run 1:
// user_proj_mul32
module user_proj_mul32 
(
    input wb_clk_i,
    input wb_rst_i,
    input wbs_stb_i,
    input wbs_cyc_i,
    input wbs_we_i,
    input [3:0] wbs_sel_i,
    input [31:0] wbs_dat_i,
    input [31:0] wbs_adr_i,
    output reg wbs_ack_o,
    output reg [31:0] wbs_dat_o,
    output [2:0] irq
);
export LEC_CHECK = 0
export ABC_AREA = 1
export CAP_MARGIN = 35
export CELL_PAD_IN_SITES_DETAIL_PLACEMENT = 2
export CELL_PAD_IN_SITES_GLOBAL_PLACEMENT = 1
export CORE_MARGIN = 2
export CORE_UTILIZATION = 26
export CTS_CLUSTER_DIAMETER = 35
export GPL_ROUTABILITY_DRIVEN = 0
export GPL_TIMING_DRIVEN = 0
export MIN_ROUTING_LAYER = met2
export PLACE_DENSITY = 0.45
export SLEW_MARGIN = 5
export TNS_END_PERCENT = 35
create_clock -name core_clock -period 5.66 [get_ports {wb_clk_i}]
run.sh (not shown) runs the stock make flow with config.mk's settings and CLKGATE_MAP_FILE=.
Setup changes, run 1 to run 2
Settings: GPL_TIMING_DRIVEN: 0 -> unset; CAP_MARGIN: 35 -> 20; ABC_AREA: 1 -> unset; TNS_END_PERCENT: 35 -> unset; SLEW_MARGIN: 5 -> 20; PLACE_DENSITY: 0.45 -> unset; CTS_CLUSTER_DIAMETER: 35 -> unset; CORE_UTILIZATION: 26 -> 40; CELL_PAD_IN_SITES_GLOBAL_PLACEMENT: 1 -> unset; MIN_ROUTING_LAYER: met2 -> unset; GPL_ROUTABILITY_DRIVEN: 0 -> unset; CELL_PAD_IN_SITES_DETAIL_PLACEMENT: 2 -> unset; the clock period (ns, I/O delays scaled along): 5.66 -> 10.0.
--- outcome ---
Compared run 2 vs run 1, and worst hold slack is up in run 2.
Run 1 → run 2: yosys synthesis chip area has decreased; non-clock buffer instance count of the final layout has decreased; met2 track demand over resource in global routing has decreased; minimum setup slack after placement has increased; number of buffers created by CTS has decreased.
[inputs] run 3 vs run 2
Settings: CORE_UTILIZATION: 40 -> 68; ABC_AREA: unset -> 1; the clock period (ns, I/O delays scaled along): 10.0 -> 2.5.
Notes after the runs:
The origin of the worst setup path comes out wbs_adr_i[5] in one run and wbs_dat_o[9] in the other, namely in run 2 and run 3 respectively.
Diff run 2 -> run 3 | share of the cycle needed by the critical path after routing | increase of 38 points
In the metrics for run 2 and run 3, the one carrying the lower area growth from synthesis to layout is run 3.
--- input diff run 3..run 4 ---
Settings: swapping 68 for 72 in CORE_UTILIZATION; putting SETUP_SLACK_MARGIN at 0.72 where nothing was set; clearing ABC_AREA, which used to be 1; putting HOLD_SLACK_MARGIN at -0.09 where nothing was set; putting CTS_CLUSTER_SIZE at 15 where nothing was set; putting PLACE_DENSITY_LB_ADDON at 0.01 where nothing was set; putting CELL_PAD_IN_SITES_GLOBAL_PLACEMENT at 0 where nothing was set; putting CTS_CLUSTER_DIAMETER at 29 where nothing was set.
==> comparison <==
Of run 4 and run 3, it is run 4 that has the higher proportion of power drawn by the clock network.
Start-to-end type of the worst setup path: reg -> out -> run 3, in -> reg -> run 4
In run 4 the routed wire length turned out about 50% higher than in run 3.
Re number of sequential storage elements: no difference whatsoever between run 4 and run 3.


Setup of north:
The RTL this note starts from:
==> flow/design.v <==
`default_nettype none
module spm #(parameter size = 32)(
    input wire              clk, 
    input wire              rst,
    input wire              clr,
    input wire              y,
    input wire [size-1:0]   x,
    output wire             p
);
    wire[size-1:1] pp;
    wire[size-1:0] xy;
    genvar i;
    CSADD csa0 (.clk(clk), .rst(rst), .clr(clr), .x(x[0]&y), .y(pp[1]), .sum(p));
    generate 
        for(i=1; i<size-1; i=i+1) begin
            CSADD csa (.clk(clk), .rst(rst), .clr(clr), .x(x[i]&y), .y(pp[i+1]), .sum(pp[i]));
        end 
    endgenerate
    TCMP tcmp (.clk(clk), .rst(rst), .clr(clr), .a(x[size-1]&y), .s(pp[size-1]));
endmodule
module CSADD(
    input wire  clk, 
    input wire  rst,
    input wire  clr,
    input wire  x, 
    input wire  y,
    output reg  sum
);
    reg sc;
    wire hsum1, hco1;
    assign hsum1 = y ^ sc;
    assign hco1 = y & sc;
    wire hsum2, hco2;
    assign hsum2 = x ^ hsum1;
    assign hco2 = x & hsum1;
    always @(posedge clk or posedge rst) begin
        if (rst) begin
            sum <= 1'b0;
            sc <= 1'b0;
        end
        else if (clr) begin
            sum <= 1'b0;
            sc <= 1'b0;
        end
        else begin
            sum <= hsum2;
            sc <= hco1 ^ hco2;
        end
    end
endmodule
module TCMP (
    input wire  clk, 
    input wire  rst,
    input wire  clr,
    input wire  a, 
    output reg  s
);
    reg z;
    always @(posedge clk or posedge rst) begin
        if (rst) begin
            s <= 1'b0;
            z <= 1'b0;
        end
        else if (clr) begin
            s <= 1'b0;
            z <= 1'b0;
        end
        else begin
            z <= a | z;
            s <= a ^ z;
        end
    end
endmodule
`default_nettype none
module mul32 (
    input wire          clk,
    input wire          rst,
    input wire          start,
    input wire  [31:0]  mc,
    input wire  [31:0]  mp,
    output reg  [63:0]  p,
    output wire         done
);
    wire        pw;
    reg [31:0]  Y;
    reg [7:0]   cnt, ncnt;
    reg [1:0]   state, nstate;
    localparam  IDLE=0, RUNNING=1, DONE=2;
    always @(posedge clk or posedge rst)
        if(rst)
            state  <= IDLE;
        else 
            state <= nstate;
    always @*
        case(state)
            IDLE    :   if(start) nstate = RUNNING; else nstate = IDLE;
            RUNNING :   if(cnt == 64) nstate = DONE; else nstate = RUNNING; 
            DONE    :   if(start) nstate = RUNNING; else nstate = DONE;
            default :   nstate = IDLE;
        endcase
    always @(posedge clk)
        cnt <= ncnt;
    always @*
        case(state)
            IDLE    :   ncnt = 0;
            RUNNING :   ncnt = cnt + 1;
            DONE    :   ncnt = 0;
            default :   ncnt = 0;
        endcase
    always @(posedge clk or posedge rst)
        if(rst)
            Y <= 32'b0;
        else if((start == 1'b1)) 
            Y <= mp;
        else if(state==RUNNING) 
            Y <= (Y >> 1);
    always @(posedge clk) 
        if(start)
            p <= 64'b0;
        else if(state==RUNNING)
            p <= {pw, p[63:1]};
    wire y = (state==RUNNING) ? Y[0] : 1'b0;
    spm #(.size(32)) spm32(
        .clk(clk),
        .rst(rst),
        .clr(start),
        .x(mc),
        .y(y),
        .p(pw)
    );
    assign done = (state == DONE);
endmodule
`default_nettype none
module user_proj_mul32 
(
    input wb_clk_i,
    input wb_rst_i,
    input wbs_stb_i,
    input wbs_cyc_i,
    input wbs_we_i,
    input [3:0] wbs_sel_i,
    input [31:0] wbs_dat_i,
    input [31:0] wbs_adr_i,
    output reg wbs_ack_o,
    output reg [31:0] wbs_dat_o,
    output [2:0] irq
);
    reg start;
    wire done;
    wire sys_clk;
    localparam MC_OFF = 8'h00, MP_OFF = 8'h04, P0_OFF = 8'h08, P1_OFF = 8'h0C;
    reg  [31:0]         MP, MC;
    wire [63:0]         P;
    wire                valid           = wbs_stb_i & wbs_cyc_i;
    wire                we              = wbs_we_i && valid;
    wire                re              = ~wbs_we_i && valid;
    wire [3:0]          byte_wr_en      = wbs_sel_i & {4{we}}; 
    wire                we_mp_reg       = we & (wbs_adr_i[7:0] == MP_OFF);
    wire                we_mc_reg       = we & (wbs_adr_i[7:0] == MC_OFF);
    wire                re_mp_reg       = re & (wbs_adr_i[7:0] == MP_OFF);
    wire                re_mc_reg       = re & (wbs_adr_i[7:0] == MC_OFF);
    wire                re_p0_reg       = re & (wbs_adr_i[7:0] == P0_OFF);
    wire                re_p1_reg       = re & (wbs_adr_i[7:0] == P1_OFF);
    assign sys_clk = wb_clk_i;
    always @(posedge sys_clk or posedge wb_rst_i) begin  
        if(wb_rst_i)
            MC <= 32'h0;
        else if(we_mc_reg)  
            MC <= wbs_dat_i;
    end
    always @(posedge sys_clk or posedge wb_rst_i) begin  
        if(wb_rst_i)
            MP <= 32'h0;
        else if(we_mp_reg) 
            MP <= wbs_dat_i;
    end 
    always @(posedge sys_clk or posedge wb_rst_i) begin  
        if(wb_rst_i)
            wbs_ack_o <= 0;
        else
        begin
            if ((we_mc_reg || we_mp_reg || (re_p0_reg && done) || (re_p1_reg && done)))
            begin
                wbs_ack_o <=1;
            end
            else 
                wbs_ack_o <=0; 
        end
    end
    always@(posedge sys_clk or posedge wb_rst_i) begin
        if(wb_rst_i)
            wbs_dat_o <= 32'hDEADBEEF;
        else
        begin
            if (re_p0_reg)
                wbs_dat_o <= P[31:0];
            else if (re_p1_reg)
                 wbs_dat_o <= P[63:32];
            else if (re_mp_reg)
                 wbs_dat_o <= MP;
            else if (re_mc_reg)
                 wbs_dat_o <= MC;
            else
               wbs_dat_o <= 32'hDEADBEEF; 
        end
    end
    always @(posedge sys_clk) 
        start <= (we_mp_reg && wbs_ack_o) ? 1'b1 : 1'b0;
    assign irq = 3'b000;	 
    mul32 mul (
        .clk(wb_clk_i),
        .rst(wb_rst_i),
        .start(start),
        .mc(MC),
        .mp(MP),
        .p(P),
        .done(done)
    );
endmodule
==> flow/config.mk <==
export PLATFORM = sky130hd
export DESIGN_NAME = user_proj_mul32
export DESIGN_NICKNAME = user_proj_mul32
export VERILOG_FILES = /design/flow/design.v
export SDC_FILE = /design/flow/constraint.sdc
export NUM_CORES = 4
export LEC_CHECK = 0
export ABC_AREA = 1
export CAP_MARGIN = 35
export CELL_PAD_IN_SITES_DETAIL_PLACEMENT = 2
export CELL_PAD_IN_SITES_GLOBAL_PLACEMENT = 1
export CORE_MARGIN = 2
export CORE_UTILIZATION = 26
export CTS_CLUSTER_DIAMETER = 35
export GPL_ROUTABILITY_DRIVEN = 1
export GPL_TIMING_DRIVEN = 0
export MIN_ROUTING_LAYER = met2
export SLEW_MARGIN = 5
export TNS_END_PERCENT = 15
==> flow/constraint.sdc <==
create_clock -name core_clock -period 5.66 [get_ports {wb_clk_i}]
set_input_delay 1.1320 -clock core_clock [delete_from_list [all_inputs] [get_ports {wb_clk_i}]]
set_output_delay 1.1320 -clock core_clock [all_outputs]
set_load 0.01 [all_outputs]
Here is what was changed in the inputs of south compared with north.
Settings: a deleted ABC_AREA that had been 1; a change of CAP_MARGIN from 35 to 20; a change of CORE_UTILIZATION from 26 to 66; a change of SLEW_MARGIN from 5 to 20; a deleted MIN_ROUTING_LAYER that had been met2; a deleted CELL_PAD_IN_SITES_DETAIL_PLACEMENT that had been 2; a deleted GPL_TIMING_DRIVEN that had been 0; a deleted CELL_PAD_IN_SITES_GLOBAL_PLACEMENT that had been 1; a deleted GPL_ROUTABILITY_DRIVEN that had been 1; a deleted TNS_END_PERCENT that had been 15; a deleted CTS_CLUSTER_DIAMETER that had been 35; a change of the clock period (ns, I/O delays scaled along) from 5.66 to 5.46.
Results
- Delta (south minus north): die extent in y down 81 um, summed standard-cell area reported by yosys down about 2.6%, wire length of the first global-routing pass down 43%.
- Number of buffers created by CTS: south < north
- The switching component of the power number comes out lower for south vs north.
- The combined flip-flop and latch cell area on south is in line with that on north.
- south vs. north: critical path's largest stage delay went up by 140 ps.
- The master of the slowest instance on the critical path comes out sky130_fd_sc_hd__or4_2 in one run and sky130_fd_sc_hd__clkdlybuf4s50_1 in the other, namely in south and north respectively.
- The sum of internal, switching and leakage power of south falls short of that of north by about 25%.
- Comparing via count for north and south, the bigger number came from north.
- The filler-free cell count of the finished design in north is 1.8 times that in south.
- south vs north, detailed-routed wire length on met2 went down by about 50%.
Input changes introduced in east (baseline for comparison: south):
Settings: CORE_UTILIZATION: 66 -> 70; CTS_CLUSTER_SIZE: unset -> 40; the clock period (ns, I/O delays scaled along): 5.46 -> 2.6.
## What came out
- Count of flip-flops and latches: south vs east, no meaningful difference
- Summary of east over south: power share of the combinational group shows an increase of 0.3 points, length of routed met3 wiring went up 1.6%.
- Comparing south against east, there is no change at all in fraction of the mapped netlist area in compound gates.
- Min area growth from synthesis to final layout across south and east: south
Inputs modified between east and west:
Settings: swapping 40 for 15 in CTS_CLUSTER_SIZE; putting CTS_CLUSTER_DIAMETER at 59 where nothing was set; putting ABC_AREA at 1 where nothing was set; swapping 2.6 for 6.23 in the clock period (ns, I/O delays scaled along).
Notes after the runs:
Compared with east, in west netlist area before placement increased 2.7%; non-clock buffer count lost 22; clock share of power down 5.7 points. west ended up with wbs_adr_i[3] as its launch point of the worst path; east ended up with wbs_adr_i[1]. NOTE: wire length per cell after detailed routing in west falls short of that of east. Run comparison: east busiest metal layer after global routing met2; west busiest metal layer after global routing met1. Compared with east, power in combinational cells in west decreased by more than half. west against east; clock-buffer cell count is down by more than 10%. Compared with east, in west compound-cell area share of the yosys netlist went up; worst stage delay on the critical path +30 ps; detailed-routed wire length on met2 climbed 1.8%. west ended up with simple AND/OR/NAND/NOR gates as its dominant kind of combinational cell; east ended up with multiplexers.
For middle, these inputs were changed with respect to west:
Settings: MAX_ROUTING_LAYER newly set to met4; CTS_CLUSTER_SIZE removed (was 15); PLACE_DENSITY_LB_ADDON newly set to 0.17; CORE_UTILIZATION changed from 70 to 40; CTS_CLUSTER_DIAMETER removed (was 59); ABC_AREA removed (was 1); the clock period (ns, I/O delays scaled along) changed from 6.23 to 10.0.
Results
Looking at slowest library cell on the worst path, the sky130_fd_sc_hd__clkdlybuf4s50_1 result is from west; the sky130_fd_sc_hd__or4_2 one comes from middle. In middle, the power attributed to sequential cells came out 38% below the value in west. When the final numbers for west and middle were put side by side, the synthesized-area fraction occupied by xor and xnor cells turned out to be greater in middle. Number of antenna violations at the first check in global routing: middle > west. Changes observed in middle relative to west: cell count decreased 279; proportion of power drawn by combinational gates decreased 0.6 points; via count of the first global-routing pass decreased 22%. For middle, the main logic family after synthesis was multiplexers, unlike west, where it was simple AND/OR/NAND/NOR gates. Summary: with west as the reference, clock-buffer cell count in middle moved up by more than 10%. The routed wire length in middle was lower than what west gave. Where via count is concerned, west is outperformed by middle. The run showing the greater sequential share of layout area is west.
Power figures rest on the tool's default switching activity, not on a simulated workload.
